==> inputs of v13 <==
==> flow/design.v <==
module distorter_pipelined_368 #(parameter INT_WIDTH = 4,
                                 FRACT_WIDTH = 12,
                                 DATA_WIDTH = INT_WIDTH + FRACT_WIDTH)
                                (input wire clk_368,
                                 input wire rst_n,
                                 input wire signed [DATA_WIDTH-1 : 0] in_r,
                                 input wire signed [DATA_WIDTH-1 : 0] in_i,
                                 input wire signed [DATA_WIDTH-1 : 0] a10_r,
                                 input wire signed [DATA_WIDTH-1 : 0] a10_i,
                                 input wire signed [DATA_WIDTH-1 : 0] a30_r,
                                 input wire signed [DATA_WIDTH-1 : 0] a30_i,
                                 input wire signed [DATA_WIDTH-1 : 0] a50_r,
                                 input wire signed [DATA_WIDTH-1 : 0] a50_i,
                                 output reg signed [DATA_WIDTH-1 : 0] out_r,
                                 output reg signed [DATA_WIDTH-1 : 0] out_i);
    wire signed [2*DATA_WIDTH-1 : 0] xin_r, xin_i;
    wire signed [DATA_WIDTH-1 : 0] xin_trunc_r, xin_trunc_i;
    wire signed [DATA_WIDTH-1 : 0] abs_squared;
    wire signed [2*DATA_WIDTH-1 : 0] abs_pwr_four;
    wire signed [DATA_WIDTH-1 : 0] abs_pwr_four_trunc;
    wire signed [2*DATA_WIDTH-1 : 0] half_mul1_r;
    wire signed [DATA_WIDTH-1 : 0] half_mul1_trunc_r;
    wire signed [2*DATA_WIDTH-1 : 0] half_mul1_i;
    wire signed [DATA_WIDTH-1 : 0] half_mul1_trunc_i;
    wire signed [DATA_WIDTH-1 : 0] add1_r;
    wire signed [DATA_WIDTH-1 : 0] add1_i;
    wire signed [2*DATA_WIDTH-1 : 0] half_mul2_r;
    wire signed [DATA_WIDTH-1 : 0] half_mul2_trunc_r;
    wire signed [2*DATA_WIDTH-1 : 0] half_mul2_i;
    wire signed [DATA_WIDTH-1 : 0] half_mul2_trunc_i;
    wire signed [DATA_WIDTH-1 : 0] add2_r;
    wire signed [DATA_WIDTH-1 : 0] add2_i;
    wire signed [2*DATA_WIDTH-1 : 0] mul1;
    wire signed [DATA_WIDTH-1 : 0] mul1_trunc;
    wire signed [2*DATA_WIDTH-1 : 0] mul2;
    wire signed [DATA_WIDTH-1 : 0] mul2_trunc;
    wire signed [2*DATA_WIDTH-1 : 0] mul3;
    wire signed [DATA_WIDTH-1 : 0] mul3_trunc;
    wire signed [2*DATA_WIDTH-1 : 0] mul4;
    wire signed [DATA_WIDTH-1 : 0] mul4_trunc;
    reg signed [DATA_WIDTH-1 : 0] in_r_reg1, in_i_reg1, in_r_reg2, in_i_reg2, in_r_reg3, in_i_reg3, in_r_reg4, in_i_reg4;
    wire signed [DATA_WIDTH-1 : 0] out_r_comb, out_i_comb;
    reg signed [DATA_WIDTH-1 : 0] a10_r_reg1, a10_i_reg1, a10_r_reg2, a10_i_reg2, a10_r_reg3, a10_i_reg3;
    reg signed [DATA_WIDTH-1 : 0] a30_r_reg1, a30_i_reg1, a30_r_reg2, a30_i_reg2;
    reg signed [DATA_WIDTH-1 : 0] a50_r_reg1, a50_i_reg1, a50_r_reg2, a50_i_reg2, a50_r_reg3, a50_i_reg3;
    reg signed [DATA_WIDTH-1 : 0] abs_squared_reg;
    reg signed [DATA_WIDTH-1 : 0] half_mul1_trunc_r_reg, half_mul1_trunc_i_reg;
    reg signed [DATA_WIDTH-1 : 0] abs_pwr_four_trunc_reg;
    reg signed [DATA_WIDTH-1 : 0] add1_r_reg, add1_i_reg;
    reg signed [DATA_WIDTH-1 : 0] half_mul2_trunc_r_reg, half_mul2_trunc_i_reg;
    reg signed [DATA_WIDTH-1 : 0] add2_r_reg;
    reg signed [DATA_WIDTH-1 : 0] add2_i_reg;
    reg signed [DATA_WIDTH-1 : 0] in_r_reg5, in_i_reg5;
    always@(posedge clk_368 or negedge rst_n)
    begin
        if (!rst_n)
        begin
            in_r_reg1              <= 'd0;
            in_i_reg1              <= 'd0;
            in_r_reg2              <= 'd0;
            in_i_reg2              <= 'd0;
            in_r_reg3              <= 'd0;
            in_i_reg3              <= 'd0;
            in_r_reg4              <= 'd0;
            in_i_reg4              <= 'd0;
            out_r                  <= 'd0;
            out_i                  <= 'd0;
            a10_r_reg1             <= 'd0;
            a10_i_reg1             <= 'd0;
            a10_r_reg2             <= 'd0;
            a10_i_reg2             <= 'd0;
            a10_r_reg3             <= 'd0;
            a10_i_reg3             <= 'd0;
            a30_r_reg1             <= 'd0;
            a30_i_reg1             <= 'd0;
            a30_r_reg2             <= 'd0;
            a30_i_reg2             <= 'd0;
            a50_r_reg1             <= 'd0;
            a50_i_reg1             <= 'd0;
            a50_r_reg2             <= 'd0;
            a50_i_reg2             <= 'd0;
            a50_r_reg3             <= 'd0;
            a50_i_reg3             <= 'd0;
            abs_squared_reg        <= 'd0;
            half_mul1_trunc_r_reg  <= 'd0;
            half_mul1_trunc_i_reg  <= 'd0;
            abs_pwr_four_trunc_reg <= 'd0;
            add1_r_reg             <= 'd0;
            add1_i_reg             <= 'd0;
            half_mul2_trunc_r_reg  <= 'd0;
            half_mul2_trunc_i_reg  <= 'd0;
            add2_r_reg             <= 'd0;
            add2_i_reg             <= 'd0;
            in_r_reg5              <= 'd0;
            in_i_reg5              <= 'd0;
        end
        else
        begin
            in_r_reg1              <= in_r;
            in_i_reg1              <= in_i;
            in_r_reg2              <= in_r_reg1;
            in_i_reg2              <= in_i_reg1;
            in_r_reg3              <= in_r_reg2;
            in_i_reg3              <= in_i_reg2;
            in_r_reg4              <= in_r_reg3;
            in_i_reg4              <= in_i_reg3;
            out_r                  <= out_r_comb;
            out_i                  <= out_i_comb;
            a10_r_reg1             <= a10_r;
            a10_i_reg1             <= a10_i;
            a10_r_reg2             <= a10_r_reg1;
            a10_i_reg2             <= a10_i_reg1;
            a10_r_reg3             <= a10_r_reg2;
            a10_i_reg3             <= a10_i_reg2;
            a30_r_reg1             <= a30_r;
            a30_i_reg1             <= a30_i;
            a30_r_reg2             <= a30_r_reg1;
            a30_i_reg2             <= a30_i_reg1;
            a50_r_reg1             <= a50_r;
            a50_i_reg1             <= a50_i;
            a50_r_reg2             <= a50_r_reg1;
            a50_i_reg2             <= a50_i_reg1;
            a50_r_reg3             <= a50_r_reg2;
            a50_i_reg3             <= a50_i_reg2;
            abs_squared_reg        <= abs_squared;
            half_mul1_trunc_r_reg  <= half_mul1_trunc_r;
            half_mul1_trunc_i_reg  <= half_mul1_trunc_i;
            abs_pwr_four_trunc_reg <= abs_pwr_four_trunc;
            add1_r_reg             <= add1_r;
            add1_i_reg             <= add1_i;
            half_mul2_trunc_r_reg  <= half_mul2_trunc_r;
            half_mul2_trunc_i_reg  <= half_mul2_trunc_i;
            add2_r_reg             <= add2_r;
            add2_i_reg             <= add2_i;
            in_r_reg5              <= in_r_reg4;
            in_i_reg5              <= in_i_reg4;
        end
    end
    assign xin_r       = in_r_reg1 * in_r_reg1;
    assign xin_trunc_r = xin_r >> (FRACT_WIDTH);
    assign xin_i       = in_i_reg1 * in_i_reg1;
    assign xin_trunc_i = xin_i >> (FRACT_WIDTH);
    assign abs_squared = xin_trunc_r + xin_trunc_i;
    assign abs_pwr_four       = abs_squared_reg * abs_squared_reg;
    assign abs_pwr_four_trunc = abs_pwr_four >> (FRACT_WIDTH);
    assign half_mul1_r       = abs_squared_reg * a30_r_reg2;
    assign half_mul1_trunc_r = half_mul1_r >> (FRACT_WIDTH);
    assign half_mul1_i       = abs_squared_reg * a30_i_reg2;
    assign half_mul1_trunc_i = half_mul1_i >> (FRACT_WIDTH);
    assign add1_r = half_mul1_trunc_r_reg + a10_r_reg3;
    assign add1_i = half_mul1_trunc_i_reg + a10_i_reg3;
    assign half_mul2_r       = abs_pwr_four_trunc_reg * a50_r_reg3;
    assign half_mul2_trunc_r = half_mul2_r >> (FRACT_WIDTH);
    assign half_mul2_i       = abs_pwr_four_trunc_reg * a50_i_reg3;
    assign half_mul2_trunc_i = half_mul2_i >> (FRACT_WIDTH);
    assign add2_r = half_mul2_trunc_r_reg + add1_r_reg;
    assign add2_i = half_mul2_trunc_i_reg + add1_i_reg;
    assign mul1       = add2_r_reg * in_r_reg5;
    assign mul1_trunc = mul1 >> (FRACT_WIDTH);
    assign mul2       = add2_i_reg * in_i_reg5;
    assign mul2_trunc = mul2 >> (FRACT_WIDTH);
    assign mul3       = add2_r_reg * in_i_reg5;
    assign mul3_trunc = mul3 >> (FRACT_WIDTH);
    assign mul4       = add2_i_reg * in_r_reg5;
    assign mul4_trunc = mul4 >> (FRACT_WIDTH);
    assign out_r_comb = mul1_trunc - mul2_trunc;
    assign out_i_comb = mul3_trunc + mul4_trunc;
endmodule
==> flow/run.sh <==
#!/bin/bash
# the make line also repeats each setting of config.mk as NAME=value (left out here)
make -C /OpenROAD-flow-scripts/flow DESIGN_CONFIG=/design/flow/config.mk WORK_HOME=/design/flow/orfs CLKGATE_MAP_FILE= finish
==> flow/config.mk <==
export PLATFORM = sky130hd
export DESIGN_NAME = distorter_pipelined_368
export DESIGN_NICKNAME = distorter_pipelined_368
export VERILOG_FILES = /design/flow/design.v
export SDC_FILE = /design/flow/constraint.sdc
export NUM_CORES = 4
export LEC_CHECK = 0
export ABC_AREA = 0
export CAP_MARGIN = 5
export CELL_PAD_IN_SITES_GLOBAL_PLACEMENT = 0
export CORE_ASPECT_RATIO = 0.99
export CORE_MARGIN = 2
export CORE_UTILIZATION = 72
export HOLD_SLACK_MARGIN = 0.06
export MIN_ROUTING_LAYER = met1
export PLACE_DENSITY = 0.64
export SETUP_SLACK_MARGIN = 0.76
export SLEW_MARGIN = 35
export TNS_END_PERCENT = 40
==> flow/constraint.sdc <==
create_clock -name core_clock -period 7.3 [get_ports {clk_368}]
set_input_delay 1.4600 -clock core_clock [delete_from_list [all_inputs] [get_ports {clk_368}]]
set_output_delay 1.4600 -clock core_clock [all_outputs]
set_load 0.01 [all_outputs]
==> v7: changes against v13 <==
--- a/flow/config.mk
+++ b/flow/config.mk
@@ -9,11 +9,10 @@
 export CAP_MARGIN = 5
 export CELL_PAD_IN_SITES_GLOBAL_PLACEMENT = 0
-export CORE_ASPECT_RATIO = 0.99
+export CORE_ASPECT_RATIO = 0.78
 export CORE_MARGIN = 2
 export CORE_UTILIZATION = 72
-export HOLD_SLACK_MARGIN = 0.06
 export MIN_ROUTING_LAYER = met1
 export PLACE_DENSITY = 0.64
-export SETUP_SLACK_MARGIN = 0.76
+export SETUP_SLACK_MARGIN = 1.42
 export SLEW_MARGIN = 35
-export TNS_END_PERCENT = 40
+export TNS_END_PERCENT = 5
==> flow/constraint.sdc (replaced) <==
create_clock -name core_clock -period 7.78 [get_ports {clk_368}]
set_input_delay 1.5560 -clock core_clock [delete_from_list [all_inputs] [get_ports {clk_368}]]
set_output_delay 1.5560 -clock core_clock [all_outputs]
set_load 0.01 [all_outputs]
==> v24: changes against v13 <==
==> flow/config.mk (replaced) <==
export PLATFORM = sky130hd
export DESIGN_NAME = distorter_pipelined_368
export DESIGN_NICKNAME = distorter_pipelined_368
export VERILOG_FILES = /design/flow/design.v
export SDC_FILE = /design/flow/constraint.sdc
export NUM_CORES = 4
export LEC_CHECK = 0
export CAP_MARGIN = 20
export CORE_MARGIN = 2
export CORE_UTILIZATION = 40
export SLEW_MARGIN = 20
==> flow/constraint.sdc (replaced) <==
create_clock -name core_clock -period 8.64 [get_ports {clk_368}]
set_input_delay 1.7280 -clock core_clock [delete_from_list [all_inputs] [get_ports {clk_368}]]
set_output_delay 1.7280 -clock core_clock [all_outputs]
set_load 0.01 [all_outputs]
==> results <==
Area used by sequential logic in the layout: v24 0.0152 mm²; v7 0.0153 mm²; v13 0.0154 mm²
Worst path max stage delay: v24 620 ps; v7 520 ps; v13 570 ps
Insertion Delay late pin: v24 750 ps; v7 730 ps; v13 730 ps
Standard cell core area: v24 0.274 mm²; v7 0.152 mm²; v13 0.153 mm²
Logic share of the area: v24 68.7%; v7 69.1%; v13 68.0%
Post-layout min period: v24 8240 ps; v7 7640 ps; v13 7380 ps
Hpwl dp: v24 230 mm; v7 226 mm; v13 229 mm
Number of clock-tree buffers in the layout: v24 92; v7 79; v13 93
Last element of the critical path: v24 out_r[15]; v7 out_r[15]; v13 abs_squared_reg[15]
Global-route met1 utilization: v24 27.5%; v7 54.4%; v13 48.5%
Placer congestion estimate: v24 0.904; v7 0.934; v13 0.944
Status: v24 timing/DRC/antenna clean; v7 timing/DRC/antenna clean; v13 finished with violations
Layout check failures: v24 -; v7 -; v13 setup timing
Met2 usage: v24 34.8%; v7 57.3%; v13 63.1%

==> inputs of build 8 <==
RTL: the design.v shown in full above, as it stands there.
==> flow/config.mk <==
export PLATFORM = sky130hd
export DESIGN_NAME = distorter_pipelined_368
export DESIGN_NICKNAME = distorter_pipelined_368
export VERILOG_FILES = /design/flow/design.v
export SDC_FILE = /design/flow/constraint.sdc
export NUM_CORES = 4
export LEC_CHECK = 0
export ABC_AREA = 1
export CAP_MARGIN = 0
export CELL_PAD_IN_SITES_GLOBAL_PLACEMENT = 0
export CORE_ASPECT_RATIO = 0.64
export CORE_MARGIN = 2
export CORE_UTILIZATION = 72
export MIN_ROUTING_LAYER = met1
export PLACE_DENSITY = 0.64
export SETUP_SLACK_MARGIN = 0.77
export SLEW_MARGIN = 20
export TNS_END_PERCENT = 40
==> flow/constraint.sdc <==
create_clock -name core_clock -period 2.58 [get_ports {clk_368}]
set_input_delay 0.5160 -clock core_clock [delete_from_list [all_inputs] [get_ports {clk_368}]]
set_output_delay 0.5160 -clock core_clock [all_outputs]
set_load 0.01 [all_outputs]
run.sh (not shown) runs the stock make flow with config.mk's settings and CLKGATE_MAP_FILE=.
==> inputs of trial 4, as changes to build 8 <==
==> flow/config.mk (replaced) <==
export PLATFORM = sky130hd
export DESIGN_NAME = distorter_pipelined_368
export DESIGN_NICKNAME = distorter_pipelined_368
export VERILOG_FILES = /design/flow/design.v
export SDC_FILE = /design/flow/constraint.sdc
export NUM_CORES = 4
export LEC_CHECK = 0
export CAP_MARGIN = 15
export CORE_MARGIN = 2
export CORE_UTILIZATION = 72
export CTS_CLUSTER_SIZE = 72
export HOLD_SLACK_MARGIN = -0.08
export SETUP_SLACK_MARGIN = 0.31
export SLEW_MARGIN = 20
==> flow/constraint.sdc (replaced) <==
create_clock -name core_clock -period 7.09 [get_ports {clk_368}]
set_input_delay 1.4180 -clock core_clock [delete_from_list [all_inputs] [get_ports {clk_368}]]
set_output_delay 1.4180 -clock core_clock [all_outputs]
set_load 0.01 [all_outputs]
==> inputs of trial 6, as changes to build 8 <==
==> flow/config.mk (replaced) <==
export PLATFORM = sky130hd
export DESIGN_NAME = distorter_pipelined_368
export DESIGN_NICKNAME = distorter_pipelined_368
export VERILOG_FILES = /design/flow/design.v
export SDC_FILE = /design/flow/constraint.sdc
export NUM_CORES = 4
export LEC_CHECK = 0
export CAP_MARGIN = 20
export CELL_PAD_IN_SITES_GLOBAL_PLACEMENT = 0
export CORE_ASPECT_RATIO = 0.55
export CORE_MARGIN = 2
export CORE_UTILIZATION = 32
export GPL_TIMING_DRIVEN = 0
export MAX_ROUTING_LAYER = met4
export MIN_ROUTING_LAYER = met1
export SLEW_MARGIN = 25
export TNS_END_PERCENT = 30
==> flow/constraint.sdc (replaced) <==
create_clock -name core_clock -period 13.9 [get_ports {clk_368}]
set_input_delay 2.7800 -clock core_clock [delete_from_list [all_inputs] [get_ports {clk_368}]]
set_output_delay 2.7800 -clock core_clock [all_outputs]
set_load 0.01 [all_outputs]
==> inputs of build 28, as changes to build 8 <==
==> flow/config.mk (replaced) <==
export PLATFORM = sky130hd
export DESIGN_NAME = distorter_pipelined_368
export DESIGN_NICKNAME = distorter_pipelined_368
export VERILOG_FILES = /design/flow/design.v
export SDC_FILE = /design/flow/constraint.sdc
export NUM_CORES = 4
export LEC_CHECK = 0
export CAP_MARGIN = 20
export CELL_PAD_IN_SITES_DETAIL_PLACEMENT = 2
export CORE_MARGIN = 2
export CORE_UTILIZATION = 40
export SETUP_SLACK_MARGIN = -0.79
export SLEW_MARGIN = 20
==> flow/constraint.sdc (replaced) <==
create_clock -name core_clock -period 9.0 [get_ports {clk_368}]
set_input_delay 1.8000 -clock core_clock [delete_from_list [all_inputs] [get_ports {clk_368}]]
set_output_delay 1.8000 -clock core_clock [all_outputs]
set_load 0.01 [all_outputs]
==> results <==
Of trial 6 and trial 4, trial 6 has the higher clock skew (gap 0.019 ns).
In trial 4 the utilization is higher than in trial 6, by 48 points.
Build 8 failed in 5_1_grt. Trial 6 passed the timing, design-rule and antenna checks. Build 28 stopped in 5_1_grt. Trial 4 produced a layout that fails on setup timing.
Against trial 4, the cell count of trial 6 is higher by about 15%.
==> figures <==
metric                                                        build 28                     trial 4                  trial 6         build 8
Top area contributor share                                      44.37%                      44.37%                   44.37%          42.37%
Ratio of layout area to synthesized area                             -                     1.1398x                  1.0925x               -
ANT cells                                                            -                           8                       37               -
Later-pin clock latency in the skew report                           -                     0.73 ns                  0.75 ns               -
Tap cells                                                            -                        2030                     4588               -
Number of instances in the placed design                         14930                       13860                    16080           17160
Final Hold Vio Count                                                 -                           0                        0               -
Number of buffers inserted during clock tree synthesis              81                          76                       69              66
Dominant cell type by count on the critical path                     -                        fa_1                     fa_1               -
Run status                                              did not finish  complete, but fails checks  complete, no violations  did not finish
Stage where the flow stopped                                   5_1_grt                           -                        -         5_1_grt
Reasons for failing layout checks                                    -                setup timing                        -               -
